==> design/flow/config.mk <==
export PLATFORM = sky130hd
export DESIGN_NAME = cpu
export DESIGN_NICKNAME = cpu
export VERILOG_FILES = /design/flow/design.v
export SDC_FILE = /design/flow/constraint.sdc
export NUM_CORES = 4
export LEC_CHECK = 0
export CAP_MARGIN = 20
export CELL_PAD_IN_SITES_DETAIL_PLACEMENT = 2
export CELL_PAD_IN_SITES_GLOBAL_PLACEMENT = 3
export CORE_MARGIN = 2
export CORE_UTILIZATION = 40
export GPL_ROUTABILITY_DRIVEN = 0
export HOLD_SLACK_MARGIN = 0.07
export MAX_ROUTING_LAYER = met4
export SLEW_MARGIN = 30
export TNS_END_PERCENT = 80
==> design/flow/constraint.sdc <==
create_clock -name core_clock -period 10.0 [get_ports {clk}]
set_input_delay 2.0000 -clock core_clock [delete_from_list [all_inputs] [get_ports {clk}]]
set_output_delay 2.0000 -clock core_clock [all_outputs]
set_load 0.01 [all_outputs]
==> design/flow/design.v <==
`timescale 1ns/1ns
module alu(
    input [3:0] op,
    input [WIDTH-1:0] a,
    input [WIDTH-1:0] b,
    output reg [WIDTH-1:0] result,
    input [3:0] cc_in,
    output logic [3:0] cc_out
);
parameter WIDTH = 16;
wire a_neg = a[WIDTH-1];
wire b_neg = b[WIDTH-1];
wire result_neg = result[WIDTH-1];
wire [WIDTH-1:0] carry_in = { 15'b0, cc_in[1] };
typedef enum logic [1:0] {
    CC_WB_NONE,
    CC_WB_NZCV,
    CC_WB_NZ
} cc_wb_type;
cc_wb_type cc_wb;
always_comb begin
    cc_out = cc_in;
    cc_wb = CC_WB_NONE;
    case (op)
          4'b0000: begin
            result = a + b;
        end
          4'b0001: begin
            cc_wb = CC_WB_NZCV;
            result = a + b + carry_in;
        end
          4'b0010: begin
            cc_wb = CC_WB_NZCV;
            result = a + b + carry_in;
        end
          4'b0011: begin
            cc_wb = CC_WB_NZCV;
            result = a - b;
        end
          4'b0100: begin
            cc_wb = CC_WB_NZCV;
            result = a - b - carry_in;
        end
          4'b0101: begin
            cc_wb = CC_WB_NZ;
            result = a & b;
        end
          4'b0110: begin
            cc_wb = CC_WB_NZ;
            result = a | b;
        end
          4'b0111: begin
            cc_wb = CC_WB_NZ;
            result = a ^ b;
        end
          4'b1000: begin
            cc_wb = CC_WB_NZ;
            result = a << b;
        end
          4'b1001: begin
            cc_wb = CC_WB_NZ;
            result = a >> b;
        end
          4'b1010: begin
            cc_wb = CC_WB_NZ;
            result = $signed(a) >>> b;  
        end
          4'b1011: begin
            cc_wb = CC_WB_NZ;
            result = ($signed(a) >>> b) | (a << (WIDTH-b));  
        end
          4'b1100: result = a + b;
          4'b1101: result = a + b;
                  default: result = 16'bX;
    endcase
    if (cc_wb == CC_WB_NZ || cc_wb == CC_WB_NZCV) begin
        cc_out[3] = result_neg;
        cc_out[2] = result == 16'b0;
    end
    if (cc_wb == CC_WB_NZCV) begin
        cc_out[1] = (a_neg & b_neg) ||  
            ((a_neg ^ b_neg) && !result_neg);  
        cc_out[0] = !(a_neg ^ b_neg) && (a_neg ^ result_neg);
    end
end
endmodule
`timescale 1ns/1ns
module regfile(
    input clk,
    input rst,
    input [RADDRWIDTH-1:0] raddr_a,
    output logic [REGWIDTH-1:0] rdata_a,
    input [RADDRWIDTH-1:0] raddr_b,
    output logic [REGWIDTH-1:0] rdata_b,
    input [RADDRWIDTH-1:0] raddr_c,
    output logic [REGWIDTH-1:0] rdata_c,
    input we,
    input [RADDRWIDTH-1:0] waddr,
    input [REGWIDTH-1:0] wdata
);
parameter RADDRWIDTH = 3;
parameter REGWIDTH = 16;
reg [REGWIDTH-1:0] r[2**RADDRWIDTH-1:1];
always_comb begin
    if (raddr_a != 0)
        rdata_a = r[raddr_a];
    else
        rdata_a = 0;
    if (raddr_b != 0)
        rdata_b = r[raddr_b];
    else
        rdata_b = 0;
    if (raddr_c != 0)
        rdata_c = r[raddr_c];
    else
        rdata_c = 0;
end
always_ff @(posedge clk) begin
    if (rst) begin
        for (int i = 1; i < 2**RADDRWIDTH; i++)
            r[i] <= 0;
    end else begin
        if (we && waddr != 0) begin
            r[waddr] <= wdata;
        end
    end
end
endmodule
`timescale 1ns/1ns
module cpu(
    input clk,
    input rst,
    output [IADDRWIDTH-1:0] addr,
    input  [DWIDTH-1:0] rdata,
    output logic [DWIDTH-1:0] wdata,
    output re,
    output we
);
localparam IADDRWIDTH = 16;
localparam IWIDTH = 16;
localparam DADDRWIDTH = 16;
localparam DWIDTH = 16;
logic ifetch_active;
logic load_active;
logic store_active;
logic [IADDRWIDTH-1:0] ifetch_address;
logic [IADDRWIDTH-1:0] load_store_address;
assign addr = (load_active || store_active) ? load_store_address :
                ifetch_active ? ifetch_address : 16'dX;
wire ifetch_bus_cycle = ifetch_active && !(load_active || store_active);
assign re = ifetch_active || load_active;
assign we = store_active;
reg [IADDRWIDTH-1:0] pc;
logic [IADDRWIDTH-1:0] s1_ifetch;
logic [IADDRWIDTH-1:0] pc_next;
logic s1_ifetch_valid;
logic s2_to_s1_take_branch;
logic s2_to_s1_stall;
logic [IADDRWIDTH-1:0] s2_pc_next;
assign ifetch_address = pc_next;
always_comb begin
    if (rst) begin
        pc_next = 16'hffff;
        ifetch_active = 0;
    end else if (s2_to_s1_stall) begin
        pc_next = pc;
        ifetch_active = 1;
    end else begin
        pc_next = s2_to_s1_take_branch ? s2_pc_next : pc + 16'd1;  
        ifetch_active = 1;
    end
    s1_ifetch = rdata;  
end
always_ff @(posedge clk) begin
    pc <= pc_next;
    s1_ifetch_valid <= ifetch_bus_cycle;
end
reg [IADDRWIDTH-1:0] ir;
reg [15:0] mem_immediate;
logic [15:0] mem_immediate_next;
reg [15:0] reg_lr;
reg [15:0] reg_sp;
reg [3:0]  reg_cc;
logic [15:0] reg_lr_next;
logic [15:0] reg_sp_next;
logic [3:0]  reg_cc_next;
wire reg_cc_n = reg_cc[3];
wire reg_cc_z = reg_cc[2];
wire reg_cc_c = reg_cc[1];
wire reg_cc_v = reg_cc[0];
wire [4:0] op = ir[15:11];
wire [3:0] alu_op = ir[14:11];
wire [2:0] reg_d = ir[10:8];
wire [2:0] reg_a = ir[7:5];
wire [1:0] reg_b_addr_mode = ir[4:3];
wire [2:0] reg_b = ir[2:0];
wire [15:0] reg_b_imm = ir[3] ? { 12'b111111111111, ir[3:0] } : { 12'b0, ir[3:0] };
wire is_load = (op == 5'b01100);
wire is_store = (op == 5'b01101);
wire [3:0] branch_cc = ir[13:10];
wire [15:0] branch_short_offset = ir[9] ? { 6'b111111, ir[9:0] } : { 6'b0, ir[9:0] };
wire branch_link = ir[9];
wire branch_reg_special = ir[3];
wire [2:0] branch_reg = reg_b;
logic [15:0] reg_a_out;
logic [15:0] reg_b_out;
logic [15:0] reg_d_out;
logic [15:0] alu_a_in;
logic [15:0] alu_b_in;
logic [15:0] alu_result;
logic [3:0] alu_cc;
logic do_reg_writeback;
logic [15:0] writeback_result;
logic reg_d_special;
typedef enum logic [2:0] {
    DECODE,
    IR_IMMEDIATE,
    LS1,
    LS2,
    BRANCH_DELAY
} state_t;
state_t state;
state_t state_next;
always_comb begin
    state_next = state;
    mem_immediate_next = mem_immediate;
    reg_cc_next = reg_cc;
    reg_lr_next = reg_lr;
    reg_sp_next = reg_sp;
    reg_d_special = 1'bX;
    s2_pc_next = 16'bX;
    alu_a_in = 16'bX;
    alu_b_in = 16'bX;
    s2_to_s1_take_branch = 0;
    s2_to_s1_stall = 0;
    do_reg_writeback = 0;
    writeback_result = 16'bX;
    load_active = 0;
    store_active = 0;
    wdata = 16'bX;
    load_store_address = 16'bX;
    casez (op)
    5'b10???: begin  
        if (branch_cc != 4'b1111) begin
            case (state)
                DECODE: begin
                    s2_pc_next = pc + branch_short_offset;
                    case (branch_cc)
                          4'b0000: s2_to_s1_take_branch = reg_cc_z;
                          4'b0001: s2_to_s1_take_branch = !reg_cc_z;
                       4'b0010: s2_to_s1_take_branch = reg_cc_c;
                       4'b0011: s2_to_s1_take_branch = !reg_cc_c;
                          4'b0100: s2_to_s1_take_branch = reg_cc_n;
                          4'b0101: s2_to_s1_take_branch = !reg_cc_n;
                          4'b0110: s2_to_s1_take_branch = reg_cc_v;
                          4'b0111: s2_to_s1_take_branch = !reg_cc_v;
                          4'b1000: s2_to_s1_take_branch = reg_cc_v && !reg_cc_z;
                          4'b1001: s2_to_s1_take_branch = !reg_cc_v || reg_cc_z;
                          4'b1010: s2_to_s1_take_branch = reg_cc_n == reg_cc_v;
                          4'b1011: s2_to_s1_take_branch = reg_cc_n != reg_cc_v;
                          4'b1100: s2_to_s1_take_branch = !reg_cc_z && (reg_cc_n == reg_cc_v);
                          4'b1101: s2_to_s1_take_branch = reg_cc_z || (reg_cc_n != reg_cc_v);
                          4'b1110: s2_to_s1_take_branch = 1;
                          4'b1111: s2_to_s1_take_branch = 0;
                    endcase
                    if (s2_to_s1_take_branch) begin
                        state_next = BRANCH_DELAY;
                    end
                end
                BRANCH_DELAY: begin
                    state_next = DECODE;
                end
                default: ;
            endcase
        end else if (branch_reg_special | branch_reg != 0) begin
            case (state)
                DECODE: begin
                    if (branch_reg_special) begin
                        case (branch_reg)
                            3'd0: s2_pc_next = reg_lr;
                            3'd1: s2_pc_next = reg_sp;
                            default: s2_pc_next = pc;  
                        endcase
                    end else begin
                        s2_pc_next = reg_b_out;
                    end
                    s2_to_s1_take_branch = 1;
                    state_next = BRANCH_DELAY;
                    if (branch_link) begin
                       reg_lr_next = pc;
                    end
                end
                BRANCH_DELAY: begin
                    state_next = DECODE;
                end
                default: ;
            endcase
        end else begin
            case (state)
                DECODE: begin
                    state_next = IR_IMMEDIATE;
                    mem_immediate_next = s1_ifetch;
                end
                IR_IMMEDIATE: begin
                    s2_pc_next = pc + mem_immediate;
                    s2_to_s1_take_branch = 1;
                    state_next = BRANCH_DELAY;
                    if (branch_link) begin
                       reg_lr_next = pc;
                    end
                end
                BRANCH_DELAY: begin
                    state_next = DECODE;
                end
                default: ;
            endcase
        end
    end  
    5'b00???,
    5'b010??: begin  
        alu_a_in = reg_a_out;
        writeback_result = alu_result;
        casez (reg_b_addr_mode)
            2'b0?: begin  
                alu_b_in = reg_b_imm;
                do_reg_writeback = 1;
                reg_cc_next = alu_cc;
            end
            2'b10: begin  
                alu_b_in = reg_b_out;
                do_reg_writeback = 1;
                reg_cc_next = alu_cc;
            end
            2'b11: begin  
                if (ir[2]) begin
                    case (state)
                        DECODE: begin
                            state_next = IR_IMMEDIATE;
                            mem_immediate_next = s1_ifetch;
                        end
                        IR_IMMEDIATE: begin
                            state_next = DECODE;
                            alu_b_in = mem_immediate;
                        end
                        default: ;
                    endcase
                end else begin
                    alu_b_in = 16'd0;
                end
                if (state_next == DECODE) begin
                    do_reg_writeback = 1;
                    reg_cc_next = alu_cc;
                    if (ir[1]) begin
                        do_reg_writeback = 0;
                        case (reg_d)
                            3'd0: reg_lr_next = alu_result;
                            3'd1: reg_sp_next = alu_result;
                            default: ;  
                        endcase
                    end
                    if (ir[0]) begin
                        case (reg_a)
                            3'd0: alu_a_in = reg_lr;
                            3'd1: alu_a_in = reg_sp;
                            default: alu_a_in = 16'd0;  
                        endcase
                    end
                end
            end
        endcase
    end  
    5'b0110?: begin  
        alu_a_in = reg_a_out;
        reg_d_special = 0;
        casez (reg_b_addr_mode)
            2'b0?: begin  
                alu_b_in = reg_b_imm;
            end
            2'b10: begin  
                alu_b_in = reg_b_out;
            end
            2'b11: begin  
                if (ir[2]) begin
                    case (state)
                        DECODE: begin
                            state_next = IR_IMMEDIATE;
                            mem_immediate_next = s1_ifetch;
                        end
                        IR_IMMEDIATE: begin
                            state_next = DECODE;
                            alu_b_in = mem_immediate;
                        end
                        default: ;
                    endcase
                end else begin
                    alu_b_in = 16'd0;
                end
                if (ir[1]) begin
                    reg_d_special = 1;
                end
                if (ir[0]) begin
                    case (reg_a)
                        3'd0: alu_a_in = reg_lr;
                        3'd1: alu_a_in = reg_sp;
                        default: alu_a_in = 16'd0;  
                    endcase
                end
            end
        endcase
        if (is_load) begin
            if (state_next != IR_IMMEDIATE) begin
                case (state)
                    IR_IMMEDIATE, DECODE: begin
                        state_next = LS1;
                        load_store_address = alu_result;
                        load_active = 1;
                        s2_to_s1_stall = 1;
                    end
                    LS1: begin
                        state_next = LS2;
                        s2_to_s1_stall = 1;
                        if (reg_d_special) begin
                            case (reg_d)
                                3'd0: reg_lr_next = rdata;
                                3'd1: reg_sp_next = rdata;
                                3'd2: ;  
                                3'd3: reg_cc_next = rdata[3:0];
                                default: ;  
                            endcase
                        end else begin
                            writeback_result = rdata;
                            do_reg_writeback = 1;
                        end
                    end
                    LS2: begin
                        state_next = DECODE;
                    end
                    default: ;
                endcase
            end
        end else begin
            if (state_next != IR_IMMEDIATE) begin
                case (state)
                    IR_IMMEDIATE, DECODE: begin
                        state_next = LS1;
                        load_store_address = alu_result;
                        store_active = 1;
                        s2_to_s1_stall = 1;
                        if (reg_d_special) begin
                            case (reg_d)
                                3'd0: wdata = reg_lr;
                                3'd1: wdata = reg_sp;
                                3'd2: wdata = pc;
                                3'd3: wdata = { 12'd0, reg_cc };
                                default: wdata = 16'd0;  
                            endcase
                        end else begin
                            wdata = reg_d_out;
                        end
                    end
                    LS1: begin
                        state_next = LS2;
                        s2_to_s1_stall = 1;
                    end
                    LS2: begin
                        state_next = DECODE;
                    end
                    default: ;
                endcase
            end
            if (state_next == LS1) begin
            end
        end
    end
    5'b0111?: begin  
    end
    5'b11???: begin  
    end
    endcase
end
always_ff @(posedge clk) begin
    if (rst) begin
        ir <= 0;
        state <= DECODE;
        mem_immediate <= 0;
        reg_cc <= 0;
        reg_lr <= 0;
        reg_sp <= 0;
    end else begin
        if (state_next == DECODE) begin
            if (s1_ifetch_valid) begin
                ir <= s1_ifetch;
            end else begin
                ir <= 0;  
            end
        end
        state <= state_next;
        mem_immediate <= mem_immediate_next;
        reg_cc <= reg_cc_next;
        reg_lr <= reg_lr_next;
        reg_sp <= reg_sp_next;
    end
end
regfile regs(
    .clk(clk),
    .rst(rst),
    .raddr_a(reg_a),
    .rdata_a(reg_a_out),
    .raddr_b(reg_b),
    .rdata_b(reg_b_out),
    .raddr_c(reg_d),
    .rdata_c(reg_d_out),
    .we(do_reg_writeback),
    .waddr(reg_d),
    .wdata(writeback_result)
);
alu alu(
    .op(alu_op),
    .a(alu_a_in),
    .b(alu_b_in),
    .result(alu_result),
    .cc_in(reg_cc),
    .cc_out(alu_cc)
);
endmodule
==> design/flow/run.sh <==
#!/bin/bash
# the make line also repeats each setting of config.mk as NAME=value (left out here)
make -C /OpenROAD-flow-scripts/flow DESIGN_CONFIG=/design/flow/config.mk WORK_HOME=/design/flow/orfs CLKGATE_MAP_FILE= finish
==> results of run 1 <==
area by class of cell:
cell class,count,area (um^2),area share [%]
Clock inverter,20,278,1.15
Sequential cell,229,5870,24.2
Tap cell,696,871,3.59
Timing Repair Buffer,152,1260,5.22
Multi-Input combinational cell,2041,14900,61.4
Clock buffer,30,697,2.88
Inverter,99,372,1.53
Antenna cell,4,10.0,0.0413
metrics by stage:
step | instances | hold WS, ns
floorplan | 2549 | 0.466
global placement | 3216 | 0.498
detailed placement | 3217 | 0.507
CTS | 3267 | 0.519
global route | 3268 | 0.548
finish | 3271 | 0.523
layer usage:
metal / vias to the layer above / track usage [%] / wire [um]
met5: - / - / 0
met4: 0 / 29.5 / 10000
li1: 9567 / - / -
met1: 11800 / 50.8 / 45700
met3: 376 / 5.19 / 8200
met2: 1181 / 68.6 / 55500
==> Slide: Implementation Results, run 1 <==
Flow Results at a Glance

Status
  – Status: complete, no violations

Clock tree
  – Skew-Pair Late Insertion Delay: around 0.60 ns
  – Sink Count: between 200 and 250
  – Htree depth: 1
  – Clock buffer depth: 3
  – CTS Hold Bufs: 0
  – Clock buffer count from CTS: 27
  – Setup Fix Bufs, Post-CTS: 0
  – Post-CTS sizing: 0
  – Clock Tree Root: clkbuf_16
  – CTS tree: built
  – Worst-path clk slew: 0.07 ns

Place
  – Pre-CTS setup slack: 1.15 ns
  – IO Port Bufs: just over 50
  – DPL Wire Length: around 90 mm
  – Placed cell area: ~23,000 um^2

Global route
  – Pin count of the biggest net entering global routing: ~47
  – Initial antenna violation count: 1
  – First-pass GRT wire length: about 170 mm
  – Total congestion overflow: 0
  – GRT Util Overall: about 43%
  – Number of global-route vias before repair: between 20,000 and 25,000

Setup path
  – Delay-heaviest family, CP: AND-OR/OR-AND gates
  – R2R setup slack: about 2.5 ns
  – Setup crit start kind: flip-flop
  – Reg2Reg Depth: 21
  – Buf/Inv on CP: 4
  – Cells along the critical path: buf_4, and3b_1, o31ai_1, o21ai_2, o22ai_1, inv_1, fa_1, o21bai_1, a21oi_1, o21ai_0, nand3_1, a311oi_1, o21ai_0, a2111oi_0, nand4_1, mux2i_1, nor4_2, buf_4, nor2_1, a21o_1, clkdlybuf4s50_1
  – R2r endpoint: reg_cc[2]
  – Crit path arrival time: approximately 7.7 ns
  – Worst setup path startpoint: ir[2]
  – Crit Path Max Fanout: 17
  – Critical path type: flip-flop to output port
  – CP Capture Type: output port
  – Peak per-stage delay on the critical path: about 0.74 ns
  – Critical path endpoint: addr[15]
  – CP Depth: 21
  – FF-to-FF Start: ir[2]
  – CP max-delay cell: a2111oi_0
  – CP Data Required Time: approximately 8 ns

Pwr
  – PwrDens: roughly 200 nW/um^2
  – Clk pwr: around 0.0011 W
  – Combinational power share: 51.1%
  – Pleak: between 8 and 9 nW
  – Internal Pwr Total: ~0.0026 W
  – Largest power group: combinational cells
  – Peak supply drop: 0.136 mV
  – Total power: about 0.0049 W
  – Comb pwr: between 0.002 and 0.0025 W
  – Switch share: a little under half
  – Switching power: about 0.0023 W
  – Clk pwr share: 23.3%
  – Reported sequential group power: roughly 0.0013 W
  – Register share of total power: 25.6%

Synth
  – Mux frac, synth: 17.8%
  – Yosys top cell area share: between 10% and 20%
  – Top cells by count: nor2_1 (350), nand2_1 (211), mux2i_1 (190), a21oi_1 (151), edfxtp_1 (128)
  – Post-Synth Adder-Cell Area: about 5.2%
  – Xor and xnor area share after synthesis: roughly 3%
  – Synth Area in Compound Gates: a little under a quarter
  – Fraction of registers with async set/reset: 0%
  – Seq share, synth: 27.0%
  – Top comb family, area: AND-OR/OR-AND gates
  – Ys Warns: 3
  – Syn Inst Count: ~2,500
  – Synth area leaders: edfxtp_1 (18%), dfxtp_1 (9.3%), mux2i_1 (8.8%)
  – Post-synth regs: about 230
  – Post-Syn Area: ~22,000 um^2
  – Post-synth EDFFs: roughly 130
  – # Cells Yosys: ~2,500
  – Mean post-synth cell area: roughly 8.6 um^2
  – Post-synth top area cell: edfxtp_1
  – Cell Type Count: 111
  – Simple share: a little under a fifth
  – Yosys Chip Area: roughly 22,000 um^2
  – Yosys top cell by instances: nor2_1
  – Main flop type: edfxtp_1

Job
  – Log Warnings: 59
  – Max-Cap Viols: 0

Min path
  – Hold crit path type: flip-flop to flip-flop
  – Hold Path End: reg_sp[3]
  – Worst hold stages: 2
  – HP Start: reg_sp[3]

Timing
  – Layout Skew: approximately 0.026 ns
  – Max Freq: 103 MHz
  – Final Critical Period: slightly below 10 ns
  – Setup TNS: 0 ns
  – Worst setup margin: ~0.27 ns
  – Final Cycle Share: a little over nine tenths
  – Slew Limit Fails: 0
  – RSZ-0062 raised after global routing: false
  – Final hold vios: 0
  – Relative slew slack: 27.2%
  – Final setup fails: 0
  – Slew @ Worst Pin: around 1.1 ns

Routing
  – Drt first pass iters: 6
  – Total wire length: 119 mm
  – DRT antenna net count: 0
  – DRC Markers: 0
  – Vias per cell: approximately 7.0
  – Initial DRC count: ~2,500
  – Wire per inst: approximately 36 um
  – Via count: 22,900

Floorplanning
  – Die H: about 240 um
  – Core Rows: between 80 and 90
  – IO Pins: roughly 52
  – Die width: between 200 and 250 um
  – Core area: approximately 54,000 um^2
  – Core Density at Floorplan: 40.5%
  – Die area: between 50,000 and 60,000 um^2

Finish
  – Finished Cell Area: 24,200 um^2
  – Fin nets: around 2,700
  – Layout area overhead: 11.5%
  – Final Core Density: a little under half
  – Fillers: about 6,000
==> inputs of run 2 (changes only) <==
Settings changed: CELL_PAD_IN_SITES_DETAIL_PLACEMENT 2 to default, CELL_PAD_IN_SITES_GLOBAL_PLACEMENT 3 to default, CORE_UTILIZATION 40 to 65, CTS_CLUSTER_DIAMETER from default to 31, GPL_ROUTABILITY_DRIVEN 0 to default, HOLD_SLACK_MARGIN 0.07 to -0.09, MAX_ROUTING_LAYER met4 to default, SETUP_SLACK_MARGIN from default to -0.58, SLEW_MARGIN 30 to 20, TNS_END_PERCENT 80 to default.
Clock period 10.0 ns to 6.29 ns, I/O delays scaled along.
==> run 2 against run 1 <==
  * The run now fails in 5_1_grt
  * Synthesized cell count stayed put
  * Die size is 38% lower
  * Synthesized area stayed put
==> Slide: Implementation Results, run 2 <==
Implementation Results

Synth
  – Cell Type Count: approximately 110
  – Post-Synth Adder-Cell Area: under 10%
  – Seq share, synth: between 20% and 30%
  – Xor and xnor area share after synthesis: under 10%
  – Post-synth regs: 229
  – Post-Syn Area: 21,700 um^2
  – Post-synth EDFFs: about 130
  – Syn Inst Count: 2,534
  – Top cells by count: nor2_1 (350), nand2_1 (211), mux2i_1 (190), a21oi_1 (151), edfxtp_1 (128)
  – Yosys top cell by instances: nor2_1
  – Synth area leaders: edfxtp_1 (18%), dfxtp_1 (9.3%), mux2i_1 (8.8%)
  – Simple share: 18.3%
  – Top comb family, area: AND-OR/OR-AND gates
  – Mean post-synth cell area: 8.57 um^2
  – # Cells Yosys: approximately 2,500
  – Synth Area in Compound Gates: between 20 and 25%
  – Yosys top cell area share: around 18%
  – Mux frac, synth: between 10% and 20%
  – Ys Warns: 3
  – Post-synth top area cell: edfxtp_1
  – Fraction of registers with async set/reset: 0%
  – Main flop type: edfxtp_1
  – Yosys Chip Area: around 22,000 um^2

Clock tree
  – Sink Count: 229
  – Clock buffer count from CTS: around 47
  – Clock Tree Root: clkbuf_16
  – Clock buffer depth: 3
  – Htree depth: 2
  – CTS Hold Bufs: 0

Floorplanning
  – Core Density at Floorplan: 66.4%
  – IO Pins: roughly 52
  – Core Rows: 66
  – Die H: between 150 and 200 um
  – Core area: between 30,000 and 40,000 um^2
  – Die width: around 190 um
  – Die area: ~35,000 um^2

Global route
  – Total congestion overflow: around 180
  – GRT Util Overall: roughly 82%

Status
  – Error: [ERROR GRT-0232] Routing congestion too high. Check the congestion heatmap in the GUI.
  – Status: did not finish
  – Stop stage: 5_1_grt

Place
  – IO Port Bufs: just over 50
  – Placed cell area: 25,600 um^2
  – DPL Wire Length: roughly 76 mm
  – Pre-CTS setup slack: -1.20 ns
  – GP Congestion: about 1.2
## run 2: metrics by stage
stage / instances / setup TNS (ns)
2_1_floorplan: 2549 / -1.35
3_3_place_gp: 3324 / -5.10
3_5_place_dp: 3324 / -6.48
4_1_cts: 3428 / -8.44
## run 2: metal layers
layer / global-route usage (%) / overflow
met1: 83.8 / 0
met2: 93.7 / 73
met3: 71.4 / 7
met4: 81.0 / 93
met5: 40.5 / 2
## run 2: timing repair
action / in CTS
endpoints found under the hold margin: 0
pin swaps: 42
setup endpoints to repair: 16
cloned: 0
gates resized: 117
buffers inserted: 35
==> inputs of run 3 (changes only) <==
Settings changed: HOLD_SLACK_MARGIN -0.09 to -0.06.
==> run 3 against run 2 <==
  * The flow again stops in 5_1_grt
  * Synthesized cell count did not move
  * Synthesized area stayed put
  * Die size stayed put
==> Slide: Implementation Results, run 3 <==
Implementation Results

Synth
  – Yosys top cell by instances: nor2_1
  – Post-synth EDFFs: between 100 and 150
  – Post-synth top area cell: edfxtp_1
  – Ys Warns: 3
  – Top cells by count: nor2_1 (350), nand2_1 (211), mux2i_1 (190), a21oi_1 (151), edfxtp_1 (128)
  – Xor and xnor area share after synthesis: between 3 and 4%
  – Yosys top cell area share: between 10% and 20%
  – Post-Syn Area: approximately 22,000 um^2
  – Cell Type Count: 111
  – Synth area leaders: edfxtp_1 (18%), dfxtp_1 (9.3%), mux2i_1 (8.8%)
  – Top comb family, area: AND-OR/OR-AND gates
  – Fraction of registers with async set/reset: 0%
  – Main flop type: edfxtp_1
  – Mux frac, synth: between 10% and 20%
  – Simple share: a little under a fifth
  – Post-synth regs: ~230
  – Syn Inst Count: between 2,000 and 3,000
  – Synth Area in Compound Gates: 23.1%
  – Seq share, synth: between 20% and 30%
  – Yosys Chip Area: about 22,000 um^2
  – Mean post-synth cell area: ~8.6 um^2
  – Post-Synth Adder-Cell Area: roughly 5.2%
  – # Cells Yosys: 2,534

Status
  – Stop stage: 5_1_grt
  – Status: did not finish
  – Error: [ERROR GRT-0232] Routing congestion too high. Check the congestion heatmap in the GUI.

Clock tree
  – Clock Tree Root: clkbuf_16
  – Clock buffer count from CTS: about 47
  – CTS Hold Bufs: 0
  – Htree depth: 2
  – Clock buffer depth: 3
  – Sink Count: between 200 and 250

Floorplanning
  – Die width: around 190 um
  – Die area: 34,900 um^2
  – Core Rows: 66
  – Die H: 187 um
  – Core Density at Floorplan: 66.4%
  – Core area: between 30,000 and 40,000 um^2
  – IO Pins: 52

Place
  – IO Port Bufs: 51
  – GP Congestion: between 1 and 1.5
  – Placed cell area: 25,600 um^2
  – DPL Wire Length: 75.9 mm

Global route
  – Total congestion overflow: 175
  – GRT Util Overall: 82.3%
## run 3: what timing repair did
action	CTS
gates resized	117
pin swaps	42
setup endpoints to repair	16
buffers inserted	35
## run 3: routing by layer
layer | overflow | track usage [%]
met1 | 0 | 83.8
met5 | 2 | 40.5
met4 | 93 | 81.0
met3 | 7 | 71.4
met2 | 73 | 93.7
## run 3: per-stage QoR
stage / hold WS, ns / utilization, % / cells / worst slack (ns)
after floorplan: 0.466 / - / 2549 / -0.476
after global placement: 0.489 / 78.3 / 3324 / -1.03
after detailed placement: 0.500 / 78.3 / 3324 / -1.20
after CTS: 0.509 / 85.4 / 3428 / -0.665
==> inputs of run 4 (changes only) <==
Settings changed: CELL_PAD_IN_SITES_DETAIL_PLACEMENT from default to 2, CORE_ASPECT_RATIO from default to 0.79, CORE_MARGIN 2 to 4, CORE_UTILIZATION 65 to 59, CTS_CLUSTER_DIAMETER 31 to 196, GPL_TIMING_DRIVEN from default to 1, HOLD_SLACK_MARGIN -0.06 to default, PLACE_DENSITY_LB_ADDON from default to 0.16, SETUP_SLACK_MARGIN -0.58 to default, TNS_END_PERCENT from default to 65.
Clock period 6.29 ns to 6.53 ns, I/O delays scaled along.
==> run 4 against run 3 <==
  * The flow stops in 3_5_place_dp
  * Synthesized cell count stayed put
  * Synthesized area unchanged
  * Die size up 15%
==> Slide: Implementation Results, run 4 <==
Implementation Results

Synth
  – Yosys top cell area share: ~18%
  – Post-Syn Area: ~22,000 um^2
  – Mean post-synth cell area: 8.57 um^2
  – Synth area leaders: edfxtp_1 (18%), dfxtp_1 (9.3%), mux2i_1 (8.8%)
  – Cell Type Count: 111
  – Main flop type: edfxtp_1
  – Post-synth EDFFs: between 100 and 150
  – Seq share, synth: between 20 and 30%
  – Top comb family, area: AND-OR/OR-AND gates
  – # Cells Yosys: about 2,500
  – Syn Inst Count: ~2,500
  – Post-synth top area cell: edfxtp_1
  – Simple share: between 10% and 20%
  – Yosys top cell by instances: nor2_1
  – Xor and xnor area share after synthesis: between 3 and 4%
  – Post-synth regs: around 230
  – Top cells by count: nor2_1 (350), nand2_1 (211), mux2i_1 (190), a21oi_1 (151), edfxtp_1 (128)
  – Synth Area in Compound Gates: 23.1%
  – Fraction of registers with async set/reset: 0%
  – Mux frac, synth: between 15 and 20%
  – Ys Warns: 3
  – Post-Synth Adder-Cell Area: between 5 and 6%
  – Yosys Chip Area: between 20,000 and 25,000 um^2

Floorplanning
  – Core area: roughly 36,000 um^2
  – Die H: between 150 and 200 um
  – Die area: approximately 40,000 um^2
  – Core Density at Floorplan: 59.7%
  – Core Rows: between 60 and 70
  – IO Pins: roughly 52
  – Die width: between 200 and 250 um

Place
  – GP Congestion: ~1.2
  – IO Port Bufs: slightly above 50

Status
  – Stop stage: 3_5_place_dp
  – Error: [ERROR DPL-0033] detailed placement checks failed during check placement.
  – Status: did not finish
run 4: through the flow:
step              power [W]  instance area [um^2]  std cells  setup TNS, ns  hold slack (ns)
floorplan           0.00409                 21800       2549              0            0.466
global placement    0.00592                 26000       3395          -2.38            0.486
==> inputs of run 5 (changes only) <==
Settings changed: CELL_PAD_IN_SITES_DETAIL_PLACEMENT 2 to default, CORE_ASPECT_RATIO 0.79 to default, CORE_MARGIN 4 to 2, CORE_UTILIZATION 59 to 65, CTS_CLUSTER_DIAMETER 196 to 31, GPL_TIMING_DRIVEN 1 to default, PLACE_DENSITY_LB_ADDON 0.16 to default, SETUP_SLACK_MARGIN from default to -0.58, TNS_END_PERCENT 65 to 5.
Clock period 6.53 ns to 5.91 ns, I/O delays scaled along.
==> run 5 against run 4 <==
  * The flow stops in 5_1_grt
  * Synthesized cell count did not move
  * Synthesized area did not move
  * Die size fell by 13%
==> Slide: Implementation Results, run 5 <==
Implementation Results

Synth
  – Top comb family, area: AND-OR/OR-AND gates
  – Xor and xnor area share after synthesis: under 10%
  – Post-synth top area cell: edfxtp_1
  – Fraction of registers with async set/reset: 0%
  – Yosys top cell by instances: nor2_1
  – Post-Syn Area: roughly 22,000 um^2
  – Cell Type Count: ~110
  – Ys Warns: 3
  – Post-synth regs: roughly 230
  – Simple share: around 18%
  – Yosys Chip Area: ~22,000 um^2
  – Mean post-synth cell area: between 8 and 9 um^2
  – Post-Synth Adder-Cell Area: roughly 5.2%
  – Post-synth EDFFs: approximately 130
  – Synth area leaders: edfxtp_1 (18%), dfxtp_1 (9.3%), mux2i_1 (8.8%)
  – Syn Inst Count: approximately 2,500
  – # Cells Yosys: about 2,500
  – Mux frac, synth: 17.8%
  – Yosys top cell area share: 17.7%
  – Top cells by count: nor2_1 (350), nand2_1 (211), mux2i_1 (190), a21oi_1 (151), edfxtp_1 (128)
  – Seq share, synth: 27.0%
  – Synth Area in Compound Gates: a little under a quarter
  – Main flop type: edfxtp_1

Status
  – Status: did not finish
  – Stop stage: 5_1_grt
  – Error: [ERROR GRT-0232] Routing congestion too high. Check the congestion heatmap in the GUI.

Floorplanning
  – Core Density at Floorplan: 66.4%
  – IO Pins: between 50 and 60
  – Die width: ~190 um
  – Core area: 32,700 um^2
  – Core Rows: around 66
  – Die H: roughly 190 um
  – Die area: ~35,000 um^2

Clock tree
  – Clock Tree Root: clkbuf_16
  – Clock buffer depth: 3
  – CTS Hold Bufs: 0
  – Sink Count: about 230
  – Clock buffer count from CTS: a little under 50
  – Htree depth: 2

Place
  – GP Congestion: roughly 1.2
  – Inst Count DP: 3,421
  – IO Port Bufs: between 50 and 60
  – DPL Wire Length: between 70 and 80 mm
  – Pre-CTS setup slack: -0.972 ns

Global route
  – GRT Util Overall: 72.5%
  – Total congestion overflow: 2
[run 5: what timing repair did]
item	CTS
gates resized	122
pin swaps	50
endpoints found under the setup margin	16
setup buffers	31
[run 5: routing by layer]
| layer | GRT overflow | global-route usage [%] |
|---|---|---|
| met5 | 0 | 24.3 |
| met4 | 1 | 69.9 |
| met3 | 0 | 55.4 |
| met2 | 1 | 89.2 |
| met1 | 0 | 74.6 |
[run 5: stage by stage]
| stage | cell area [um^2] | util, % |
|---|---|---|
| after global placement | 26400 | 80.7 |
| after floorplan | 21800 | - |
| after detailed placement | 26400 | 80.7 |
| after CTS | 28800 | 87.9 |
==> inputs of run 6 (changes only) <==
Settings changed: ABC_AREA from default to 1, CORE_UTILIZATION 65 to 46, CTS_CLUSTER_DIAMETER 31 to 340, GPL_ROUTABILITY_DRIVEN from default to 1, GPL_TIMING_DRIVEN from default to 1, MAX_ROUTING_LAYER from default to met4, PLACE_DENSITY_LB_ADDON from default to 0.14, SETUP_SLACK_MARGIN -0.58 to 0.18, TNS_END_PERCENT 5 to 40.
Clock period 5.91 ns to 7.09 ns, I/O delays scaled along.
==> run 6 against run 5 <==
  * Now clean on timing, DRC and antenna
  * Die size rose by 43%
  * Synthesized area increased by 2.0%
  * Synthesized cell count up 38%
==> Slide: Implementation Results, run 6 <==
Flow Results at a Glance

Setup path
  – Setup crit start kind: flip-flop
  – R2r endpoint: regs.r[2][14]
  – Buf/Inv on CP: 5
  – Critical path endpoint: addr[3]
  – CP max-delay cell: clkdlybuf4s50_1
  – CP Capture Type: output port
  – Peak per-stage delay on the critical path: ~0.6 ns
  – R2R setup slack: around 1.7 ns
  – CP Depth: 25
  – Crit Path Max Fanout: 24
  – CP Data Required Time: 5.67 ns
  – Critical path type: flip-flop to output port
  – Worst setup path startpoint: ir[2]
  – Reg2Reg Depth: 28
  – Cell mode on critical path: nand2_1
  – Crit path arrival time: ~5.5 ns
  – Delay-heaviest family, CP: simple AND/OR/NAND/NOR gates

Clock tree
  – Skew-Pair Late Insertion Delay: around 0.6 ns
  – CTS tree: built
  – Htree depth: 1
  – Clock buffer depth: 3
  – Sink Count: between 200 and 250
  – Clock buffer count from CTS: 28
  – Clock Tree Root: clkbuf_16
  – Worst-path clk slew: ~0.06 ns

Global route
  – Total congestion overflow: 0
  – GRT Util Overall: between 40 and 50%
  – Initial antenna violation count: 4
  – Pin count of the biggest net entering global routing: roughly 63
  – First-pass GRT wire length: around 160 mm
  – Number of global-route vias before repair: between 20,000 and 25,000

Pwr
  – Combinational power share: 73.7%
  – PwrDens: 524 nW/um^2
  – Reported sequential group power: between 0.002 and 0.0025 W
  – Internal Pwr Total: around 0.0055 W
  – Peak supply drop: about 0.24 mV
  – Largest power group: combinational cells
  – Switching power: about 0.008 W
  – Clk pwr: approximately 0.0015 W
  – Pleak: about 11 nW
  – Comb pwr: a little under 0.01 W
  – Register share of total power: between 15 and 20%
  – Switch share: between 50% and 60%
  – Clk pwr share: ~11%

Min path
  – HP Start: mem_immediate[4]
  – Hold Path End: mem_immediate[4]
  – Worst hold stages: 2
  – Hold crit path type: flip-flop to flip-flop

Synth
  – Syn Inst Count: between 3,000 and 4,000
  – Seq share, synth: about a quarter
  – Synth area leaders: edfxtp_1 (17%), nand2_1 (13%), dfxtp_1 (9.1%)
  – Synth Area in Compound Gates: between 20% and 30%
  – Post-Syn Area: roughly 22,000 um^2
  – Post-Synth Adder-Cell Area: under 10%
  – Cell Type Count: ~71
  – Post-synth regs: 229
  – Top cells by count: nand2_1 (784), nand3_1 (354), nor2_1 (351), inv_1 (343), o21ai_0 (299)
  – Main flop type: edfxtp_1
  – Top comb family, area: simple AND/OR/NAND/NOR gates
  – Mux frac, synth: 0.0903%
  – Post-synth EDFFs: ~130
  – Ys Warns: 3
  – Xor and xnor area share after synthesis: under 10%
  – Fraction of registers with async set/reset: 0%
  – Simple share: about a third
  – Mean post-synth cell area: between 6 and 7 um^2
  – Yosys top cell by instances: nand2_1
  – Yosys Chip Area: approximately 22,000 um^2
  – # Cells Yosys: between 3,000 and 4,000
  – Yosys top cell area share: between 10% and 20%
  – Post-synth top area cell: edfxtp_1

Place
  – Placed cell area: 23,700 um^2
  – DPL Wire Length: between 80 and 90 mm
  – Pre-CTS setup slack: 0.0714 ns
  – IO Port Bufs: 51
  – GP Congestion: about 1.1

Timing
  – Worst setup margin: roughly 0.16 ns
  – Slew @ Worst Pin: 1.22 ns
  – Final hold vios: 0
  – Relative slew slack: 18.2%
  – Slew Limit Fails: 0
  – Final Cycle Share: between 90% and 100%
  – Max Freq: around 140 MHz
  – Final Critical Period: around 6.9 ns
  – Layout Skew: 0.0231 ns
  – RSZ-0062 raised after global routing: true
  – Final setup fails: 0
  – Final Hold Slack: roughly 0.52 ns

Routing
  – Wire per inst: 26.0 um
  – Vias per cell: about 6.4
  – DRT antenna net count: 0
  – Initial DRC count: 4,203
  – Total wire length: about 110 mm
  – Drt first pass iters: 8
  – DRC Markers: 0
  – Via count: approximately 27,000

Status
  – Status: complete, no violations

Floorplanning
  – Die H: between 200 and 250 um
  – Core area: 47,600 um^2
  – Die area: approximately 50,000 um^2
  – Core Density at Floorplan: between 40% and 50%
  – Die width: 224 um
  – IO Pins: roughly 52
  – Core Rows: roughly 80

Finish
  – Fillers: 4,793
  – Layout area overhead: 14.5%
  – Finished Cell Area: about 25,000 um^2
  – Fin nets: roughly 3,700

Job
  – Log Warnings: a little under 60
  – Max-Cap Viols: 0
[run 6: through the flow]
step	total power, W	TNS [ns]	cells	utilization [%]
finish	0.0133	0	4203	53.2
detailed placement	0.0110	0	4120	49.7
global placement	0.0109	0	4120	49.7
CTS	0.0127	0	4184	52.2
floorplan	0.00745	0	3517	-
global route	0.0140	-0.355	4203	53.2
[run 6: layout make-up]
class	instances	area, um^2	area share (%)
Inverter	401	1520	6.01
Timing Repair Buffer	204	1840	7.26
Tap cell	615	769	3.03
Clock inverter	10	128	0.503
Multi-Input combinational cell	2698	14400	56.9
Antenna cell	4	10.0	0.0395
Clock buffer	42	783	3.09
Sequential cell	229	5890	23.2
[run 6: layer usage]
layer / vias up / wire length [um] / track usage [%]
met5: - / 0 / -
met4: 0 / 7570 / 24.8
met3: 367 / 13100 / 8.11
met2: 1899 / 46800 / 64.6
met1: 12600 / 41900 / 56.4
li1: 12000 / - / -
[run 6: what timing repair did]
item / in CTS / in global routing
setup buffers: 12 / 12
hold buffers: 0 / 0
resized: 54 / 89
pin swaps: 12 / 19
endpoints found under the setup margin: 16 / 16
cloned: 0 / 2
==> inputs of run 7 (changes only) <==
Settings changed: ABC_AREA 1 to default, CORE_UTILIZATION 46 to 64, CTS_CLUSTER_DIAMETER 340 to 26, GPL_ROUTABILITY_DRIVEN 1 to default, GPL_TIMING_DRIVEN 1 to default, MAX_ROUTING_LAYER met4 to default, PLACE_DENSITY_LB_ADDON 0.14 to default, SETUP_SLACK_MARGIN 0.18 to 1.98, TNS_END_PERCENT 40 to default.
Clock period 7.09 ns to 7.11 ns, I/O delays scaled along.
==> run 7 against run 6 <==
  * The flow now stops in 5_1_grt
  * Synthesized cell count down 28%
  * Synthesized area is 2.0% lower
  * Die size decreased by 29%
==> Slide: Implementation Results, run 7 <==
Implementation Results

Floorplanning
  – Core Rows: 67
  – IO Pins: between 50 and 60
  – Die H: about 190 um
  – Die area: about 35,000 um^2
  – Core area: approximately 33,000 um^2
  – Core Density at Floorplan: around two thirds
  – Die width: 188 um

Synth
  – Post-Synth Adder-Cell Area: 5.21%
  – Seq share, synth: between 20% and 30%
  – Mux frac, synth: approximately 18%
  – Simple share: a little under a fifth
  – Post-synth EDFFs: ~130
  – Synth area leaders: edfxtp_1 (18%), dfxtp_1 (9.3%), mux2i_1 (8.8%)
  – Syn Inst Count: approximately 2,500
  – Xor and xnor area share after synthesis: about 3%
  – # Cells Yosys: 2,534
  – Fraction of registers with async set/reset: 0%
  – Top comb family, area: AND-OR/OR-AND gates
  – Top cells by count: nor2_1 (350), nand2_1 (211), mux2i_1 (190), a21oi_1 (151), edfxtp_1 (128)
  – Cell Type Count: 111
  – Synth Area in Compound Gates: a little under a quarter
  – Yosys top cell area share: between 10% and 20%
  – Ys Warns: 3
  – Yosys Chip Area: about 22,000 um^2
  – Post-synth top area cell: edfxtp_1
  – Post-Syn Area: roughly 22,000 um^2
  – Yosys top cell by instances: nor2_1
  – Post-synth regs: around 230
  – Mean post-synth cell area: 8.57 um^2
  – Main flop type: edfxtp_1

Global route
  – GRT Util Overall: between 80% and 90%
  – Total congestion overflow: 34

Clock tree
  – Sink Count: around 230
  – Clock buffer count from CTS: 58
  – Htree depth: 2
  – Clock buffer depth: 3
  – CTS Hold Bufs: 0
  – Clock Tree Root: clkbuf_16

Place
  – Placed cell area: 24,100 um^2
  – GP Congestion: between 1 and 1.5
  – IO Port Bufs: between 50 and 60
  – Pre-CTS setup slack: -0.0321 ns
  – DPL Wire Length: 72.1 mm

Status
  – Error: [ERROR GRT-0232] Routing congestion too high. Check the congestion heatmap in the GUI.
  – Status: did not finish
  – Stop stage: 5_1_grt
-- run 7: layer usage --
layer  global-route usage [%]  overflow
met1                     83.2         2
met2                     92.9        13
met3                     71.0         2
met4                     78.9        17
met5                     45.6         0
-- run 7: timing repair --
| item | in CTS |
|---|---|
| pin swaps | 98 |
| buffers inserted | 88 |
| resized | 282 |
| gates cloned | 4 |
| setup endpoints to repair | 179 |
-- run 7: metrics by stage --
step                      hold slack, ns  std cells  utilization (%)
after global placement             0.497       3091             72.0
after CTS                          0.538       3291             83.5
after detailed placement           0.498       3091             72.0
after floorplan                    0.466       2549                -
==> inputs of run 8 (changes only) <==
Settings changed: ABC_AREA from default to 0, CAP_MARGIN 20 to 40, CELL_PAD_IN_SITES_DETAIL_PLACEMENT from default to 2, CELL_PAD_IN_SITES_GLOBAL_PLACEMENT from default to 2, CORE_UTILIZATION 64 to 47, CTS_CLUSTER_DIAMETER 26 to 387, CTS_CLUSTER_SIZE from default to 35, GPL_ROUTABILITY_DRIVEN from default to 1, GPL_TIMING_DRIVEN from default to 0, HOLD_SLACK_MARGIN from default to 0.17, MAX_ROUTING_LAYER from default to met4, MIN_ROUTING_LAYER from default to met2, PLACE_DENSITY_LB_ADDON from default to 0.19, SETUP_SLACK_MARGIN 1.98 to 0.44, SLEW_MARGIN 20 to 0.
Clock period 7.11 ns to 6.77 ns, I/O delays scaled along.
==> run 8 against run 7 <==
  * The flow stops in 4_1_cts
  * Synthesized area is the same
  * Synthesized cell count unchanged
  * Die size rose by 35%
==> Slide: Implementation Results, run 8 <==
Implementation Results

Synth
  – Main flop type: edfxtp_1
  – Post-synth top area cell: edfxtp_1
  – Top cells by count: nor2_1 (350), nand2_1 (211), mux2i_1 (190), a21oi_1 (151), edfxtp_1 (128)
  – Xor and xnor area share after synthesis: under 10%
  – Post-synth regs: around 230
  – Yosys top cell area share: between 10% and 20%
  – Yosys top cell by instances: nor2_1
  – Post-Syn Area: about 22,000 um^2
  – Top comb family, area: AND-OR/OR-AND gates
  – Synth Area in Compound Gates: 23.1%
  – Synth area leaders: edfxtp_1 (18%), dfxtp_1 (9.3%), mux2i_1 (8.8%)
  – Mux frac, synth: 17.8%
  – Post-synth EDFFs: around 130
  – Simple share: a little under a fifth
  – Mean post-synth cell area: ~8.6 um^2
  – Post-Synth Adder-Cell Area: around 5.2%
  – # Cells Yosys: ~2,500
  – Ys Warns: 3
  – Seq share, synth: ~27%
  – Syn Inst Count: between 2,000 and 3,000
  – Cell Type Count: 111
  – Yosys Chip Area: 21,700 um^2
  – Fraction of registers with async set/reset: 0%

Status
  – Stop stage: 4_1_cts
  – Error: [ERROR DPL-0033] detailed placement checks failed during check placement.
  – Status: did not finish

Floorplanning
  – Core Density at Floorplan: between 40% and 50%
  – Die area: between 40,000 and 50,000 um^2
  – Core area: ~45,000 um^2
  – IO Pins: 52
  – Core Rows: a little under 80
  – Die H: roughly 220 um
  – Die width: between 200 and 250 um

Place
  – IO Port Bufs: between 50 and 60
  – DPL Wire Length: 105 mm
  – Pre-CTS setup slack: -2.44 ns
  – GP Congestion: 1.40
[run 8: through the flow]
stage	setup TNS, ns	total power, W	instances	area (um^2)
detailed placement	-118.50	0.00552	3243	23600
global placement	-117.62	0.00514	3200	23100
floorplan	0	0.00395	2549	21800
==> inputs of run 9 (changes only) <==
Settings changed: ABC_AREA 0 to default, CAP_MARGIN 40 to 20, CELL_PAD_IN_SITES_DETAIL_PLACEMENT 2 to default, CELL_PAD_IN_SITES_GLOBAL_PLACEMENT 2 to default, CORE_ASPECT_RATIO from default to 1.76, CORE_MARGIN 2 to 4, CORE_UTILIZATION 47 to 59, CTS_CLUSTER_DIAMETER 387 to 196, CTS_CLUSTER_SIZE 35 to default, GPL_ROUTABILITY_DRIVEN 1 to default, HOLD_SLACK_MARGIN 0.17 to default, MAX_ROUTING_LAYER met4 to default, MIN_ROUTING_LAYER met2 to default, PLACE_DENSITY_LB_ADDON 0.19 to 0.16, SETUP_SLACK_MARGIN 0.44 to default, SLEW_MARGIN 0 to 20, TNS_END_PERCENT from default to 65.
Clock period 6.77 ns to 6.53 ns, I/O delays scaled along.
==> run 9 against run 8 <==
  * The flow stops in 5_1_grt
  * Synthesized area is the same
  * Synthesized cell count is the same
  * Die size down 16%
==> Slide: Implementation Results, run 9 <==
Implementation Results

Status
  – Status: did not finish
  – Stop stage: 5_1_grt
  – Error: [ERROR GRT-0116] Global routing finished with congestion. Check the congestion regions in the DRC Viewer.

Clock tree
  – Clock buffer count from CTS: 21
  – CTS Hold Bufs: 0
  – Clock Tree Root: clkbuf_16
  – Sink Count: roughly 230
  – Htree depth: 1
  – Clock buffer depth: 3

Synth
  – Yosys top cell by instances: nor2_1
  – Seq share, synth: a little over a quarter
  – Ys Warns: 3
  – Post-synth EDFFs: 128
  – Fraction of registers with async set/reset: 0%
  – Post-synth top area cell: edfxtp_1
  – Xor and xnor area share after synthesis: 3.04%
  – Mux frac, synth: 17.8%
  – Mean post-synth cell area: about 8.6 um^2
  – Top cells by count: nor2_1 (350), nand2_1 (211), mux2i_1 (190), a21oi_1 (151), edfxtp_1 (128)
  – # Cells Yosys: roughly 2,500
  – Main flop type: edfxtp_1
  – Yosys Chip Area: 21,700 um^2
  – Simple share: 18.3%
  – Synth area leaders: edfxtp_1 (18%), dfxtp_1 (9.3%), mux2i_1 (8.8%)
  – Post-synth regs: ~230
  – Top comb family, area: AND-OR/OR-AND gates
  – Syn Inst Count: roughly 2,500
  – Post-Synth Adder-Cell Area: under 10%
  – Post-Syn Area: ~22,000 um^2
  – Yosys top cell area share: approximately 18%
  – Cell Type Count: 111
  – Synth Area in Compound Gates: a little under a quarter

Place
  – IO Port Bufs: roughly 51
  – GP Congestion: approximately 1.3
  – DPL Wire Length: approximately 90 mm

Floorplanning
  – Core Density at Floorplan: between 50% and 60%
  – IO Pins: between 50 and 60
  – Die H: 263 um
  – Core area: 36,500 um^2
  – Core Rows: ~93
  – Die width: around 150 um
  – Die area: approximately 40,000 um^2

Global route
  – Total congestion overflow: a little over 800
  – GRT Util Overall: 72.1%
run 9: metal layers:
layer | overflow | GRT usage [%]
met1 | 0 | 67.5
met2 | 555 | 94.8
met3 | 5 | 52.7
met4 | 265 | 76.1
met5 | 2 | 17.0
run 9: what timing repair did:
item / 4_1_cts
pin swaps: 81
endpoints found under the setup margin: 177
gates resized: 429
setup buffers: 104
run 9: through the flow:
step	cells	cell area, um^2	setup WS [ns]
floorplan	2549	21800	0.0000351
global placement	3075	22900	-3.65
detailed placement	3077	23000	-3.01
CTS	3210	26200	-0.842
==> inputs of run 10 (changes only) <==
Settings changed: CORE_ASPECT_RATIO 1.76 to default, CORE_MARGIN 4 to 2, CORE_UTILIZATION 59 to 66, CTS_CLUSTER_DIAMETER 196 to 41, GPL_TIMING_DRIVEN 0 to default, HOLD_SLACK_MARGIN from default to -0.09, MAX_ROUTING_LAYER from default to met4, PLACE_DENSITY_LB_ADDON 0.16 to default, SETUP_SLACK_MARGIN from default to 1.88, TNS_END_PERCENT 65 to 5.
Clock period 6.53 ns to 6.76 ns, I/O delays scaled along.
==> run 10 against run 9 <==
  * The flow again stops in 5_1_grt
  * Synthesized cell count unchanged
  * Synthesized area unchanged
  * Die size down 14%
==> Slide: Implementation Results, run 10 <==
Implementation Results

Floorplanning
  – Die H: about 190 um
  – Die width: roughly 190 um
  – Core area: ~32,000 um^2
  – Die area: ~34,000 um^2
  – Core Density at Floorplan: approximately two thirds
  – Core Rows: around 66
  – IO Pins: roughly 52

Status
  – Error: [ERROR GRT-0232] Routing congestion too high. Check the congestion heatmap in the GUI.
  – Status: did not finish
  – Stop stage: 5_1_grt

Clock tree
  – CTS Hold Bufs: 0
  – Htree depth: 2
  – Clock buffer depth: 3
  – Clock Tree Root: clkbuf_16
  – Clock buffer count from CTS: 34
  – Sink Count: approximately 230

Synth
  – Mux frac, synth: 17.8%
  – Yosys top cell by instances: nor2_1
  – Xor and xnor area share after synthesis: roughly 3.0%
  – Seq share, synth: a little over a quarter
  – Synth Area in Compound Gates: between 20% and 30%
  – Yosys Chip Area: roughly 22,000 um^2
  – Top comb family, area: AND-OR/OR-AND gates
  – Mean post-synth cell area: between 8 and 9 um^2
  – Post-synth EDFFs: roughly 130
  – Post-Synth Adder-Cell Area: 5.21%
  – Ys Warns: 3
  – Post-synth regs: 229
  – Fraction of registers with async set/reset: 0%
  – Top cells by count: nor2_1 (350), nand2_1 (211), mux2i_1 (190), a21oi_1 (151), edfxtp_1 (128)
  – Synth area leaders: edfxtp_1 (18%), dfxtp_1 (9.3%), mux2i_1 (8.8%)
  – Post-synth top area cell: edfxtp_1
  – Yosys top cell area share: between 10% and 20%
  – Simple share: between 10% and 20%
  – Cell Type Count: about 110
  – Post-Syn Area: approximately 22,000 um^2
  – Syn Inst Count: roughly 2,500
  – Main flop type: edfxtp_1
  – # Cells Yosys: 2,534

Global route
  – GRT Util Overall: between 80% and 90%
  – Total congestion overflow: around 150

Place
  – Inst Count DP: 3,148
  – IO Port Bufs: between 50 and 60
  – Pre-CTS setup slack: -0.201 ns
  – GP Congestion: about 1.3
  – DPL Wire Length: about 72 mm
==> run 10: metrics by stage <==
stage / total power, W / hold WS (ns) / instance area, um^2 / setup TNS (ns)
2_1_floorplan: 0.00401 / 0.466 / 22000 / 0
3_3_place_gp: 0.00541 / 0.502 / 24500 / -0.0516
3_5_place_dp: 0.00550 / 0.519 / 24500 / -0.394
4_1_cts: 0.00762 / 0.526 / 26700 / -0.755
==> run 10: repair_timing <==
action,in CTS
gates cloned,1
pin swaps,82
resized,224
endpoints found under the setup margin,182
endpoints found under the hold margin,0
setup buffers,35
==> run 10: routing by layer <==
metal	overflow	GRT usage, %
met3	8	68.6
met4	61	81.4
met1	6	83.3
met5	-	-
met2	70	93.0
==> inputs of run 11 (changes only) <==
Settings changed: CORE_UTILIZATION 66 to 61, CTS_CLUSTER_DIAMETER 41 to default, HOLD_SLACK_MARGIN -0.09 to default, MAX_ROUTING_LAYER met4 to default, SETUP_SLACK_MARGIN 1.88 to default, TNS_END_PERCENT 5 to default.
Clock period 6.76 ns to 5.51 ns, I/O delays scaled along.
==> run 11 against run 10 <==
  * The run again fails in 5_1_grt
  * Die size is 8.0% higher
  * Synthesized cell count stayed put
  * Synthesized area stayed put
==> Slide: Implementation Results, run 11 <==
Implementation Results

Status
  – Status: did not finish
  – Stop stage: 5_1_grt
  – Error: [ERROR GRT-0232] Routing congestion too high. Check the congestion heatmap in the GUI.

Place
  – DPL Wire Length: around 80 mm
  – Placed cell area: ~27,000 um^2
  – IO Port Bufs: just over 50
  – GP Congestion: between 1 and 1.5

Synth
  – Seq share, synth: 27.0%
  – Post-synth EDFFs: 128
  – Post-Synth Adder-Cell Area: ~5.2%
  – Xor and xnor area share after synthesis: between 3 and 4%
  – Mux frac, synth: ~18%
  – Post-synth regs: approximately 230
  – Ys Warns: 3
  – Yosys top cell area share: ~18%
  – Yosys top cell by instances: nor2_1
  – Simple share: about 18%
  – Yosys Chip Area: about 22,000 um^2
  – Top cells by count: nor2_1 (350), nand2_1 (211), mux2i_1 (190), a21oi_1 (151), edfxtp_1 (128)
  – # Cells Yosys: 2,534
  – Synth area leaders: edfxtp_1 (18%), dfxtp_1 (9.3%), mux2i_1 (8.8%)
  – Main flop type: edfxtp_1
  – Syn Inst Count: roughly 2,500
  – Post-Syn Area: ~22,000 um^2
  – Cell Type Count: 111
  – Mean post-synth cell area: 8.57 um^2
  – Post-synth top area cell: edfxtp_1
  – Fraction of registers with async set/reset: 0%
  – Top comb family, area: AND-OR/OR-AND gates
  – Synth Area in Compound Gates: 23.1%

Floorplanning
  – Core Rows: between 60 and 70
  – Core Density at Floorplan: ~62%
  – Die H: 193 um
  – Die area: ~37,000 um^2
  – Die width: ~190 um
  – Core area: approximately 35,000 um^2
  – IO Pins: 52

Clock tree
  – Sink Count: around 230
  – Clock buffer depth: 3
  – Clock buffer count from CTS: 27
  – Clock Tree Root: clkbuf_16
  – Htree depth: 1

Global route
  – GRT Util Overall: roughly 80%
  – Total congestion overflow: 12
==> run 11: timing repair <==
item	in CTS
cloned	2
hold buffers	0
gates resized	255
setup buffers	48
endpoints found under the setup margin	149
pin swaps	88
endpoints found under the hold margin	0
==> run 11: metrics by stage <==
step | TNS, ns | power [W] | std cells | hold WS [ns] | worst slack (ns)
floorplan | -1.34 | 0.00492 | 2549 | 0.466 | -0.440
CTS | -16.70 | 0.0100 | 3611 | 0.534 | -1.29
detailed placement | -25.64 | 0.00739 | 3513 | 0.520 | -1.32
global placement | -16.68 | 0.00724 | 3513 | 0.491 | -1.07
==> run 11: metal layers <==
layer | GRT overflow | GRT usage [%]
met1 | 1 | 82.3
met2 | 4 | 91.2
met3 | 3 | 68.6
met4 | 4 | 76.4
met5 | 0 | 42.3
==> inputs of run 12 (changes only) <==
Settings changed: ABC_AREA from default to 0, CAP_MARGIN 20 to 40, CELL_PAD_IN_SITES_DETAIL_PLACEMENT from default to 2, CORE_UTILIZATION 61 to 47, CTS_CLUSTER_DIAMETER from default to 387, CTS_CLUSTER_SIZE from default to 35, GPL_ROUTABILITY_DRIVEN from default to 1, GPL_TIMING_DRIVEN from default to 0, HOLD_SLACK_MARGIN from default to 0.17, MAX_ROUTING_LAYER from default to met4, MIN_ROUTING_LAYER from default to met2, SETUP_SLACK_MARGIN from default to 0.44.
Clock period 5.51 ns to 6.77 ns, I/O delays scaled along.
==> run 12 against run 11 <==
  * The flow stops in 4_1_cts
  * Die size up 29%
  * Synthesized cell count stayed put
  * Synthesized area unchanged
==> Slide: Implementation Results, run 12 <==
Implementation Results

Floorplanning
  – Die width: roughly 220 um
  – IO Pins: 52
  – Die area: about 48,000 um^2
  – Die H: between 200 and 250 um
  – Core Density at Floorplan: around 48%
  – Core Rows: about 78
  – Core area: roughly 45,000 um^2

Synth
  – Yosys top cell area share: between 10% and 20%
  – Top comb family, area: AND-OR/OR-AND gates
  – Seq share, synth: a little over a quarter
  – Post-synth regs: approximately 230
  – # Cells Yosys: approximately 2,500
  – Post-synth top area cell: edfxtp_1
  – Synth area leaders: edfxtp_1 (18%), dfxtp_1 (9.3%), mux2i_1 (8.8%)
  – Post-synth EDFFs: roughly 130
  – Synth Area in Compound Gates: a little under a quarter
  – Yosys Chip Area: 21,700 um^2
  – Simple share: a little under a fifth
  – Post-Syn Area: around 22,000 um^2
  – Syn Inst Count: about 2,500
  – Fraction of registers with async set/reset: 0%
  – Main flop type: edfxtp_1
  – Xor and xnor area share after synthesis: approximately 3%
  – Top cells by count: nor2_1 (350), nand2_1 (211), mux2i_1 (190), a21oi_1 (151), edfxtp_1 (128)
  – Cell Type Count: about 110
  – Post-Synth Adder-Cell Area: 5.21%
  – Ys Warns: 3
  – Mux frac, synth: between 10% and 20%
  – Yosys top cell by instances: nor2_1
  – Mean post-synth cell area: about 8.6 um^2

Status
  – Stop stage: 4_1_cts
  – Error: [ERROR DPL-0033] detailed placement checks failed during check placement.
  – Status: did not finish

Place
  – Pre-CTS setup slack: -2.61 ns
  – IO Port Bufs: slightly above 50
  – DPL Wire Length: 115 mm
  – GP Congestion: about 1.4
-- run 12: stage by stage --
| stage | area (um^2) | total power, W | instances | utilization (%) | hold WS, ns |
|---|---|---|---|---|---|
| after floorplan | 21800 | 0.00395 | 2549 | - | 0.466 |
| after global placement | 23100 | 0.00521 | 3200 | 50.7 | 0.492 |
| after detailed placement | 23500 | 0.00565 | 3237 | 51.7 | 0.520 |
Power figures rest on the tool's default switching activity, not on a simulated workload.
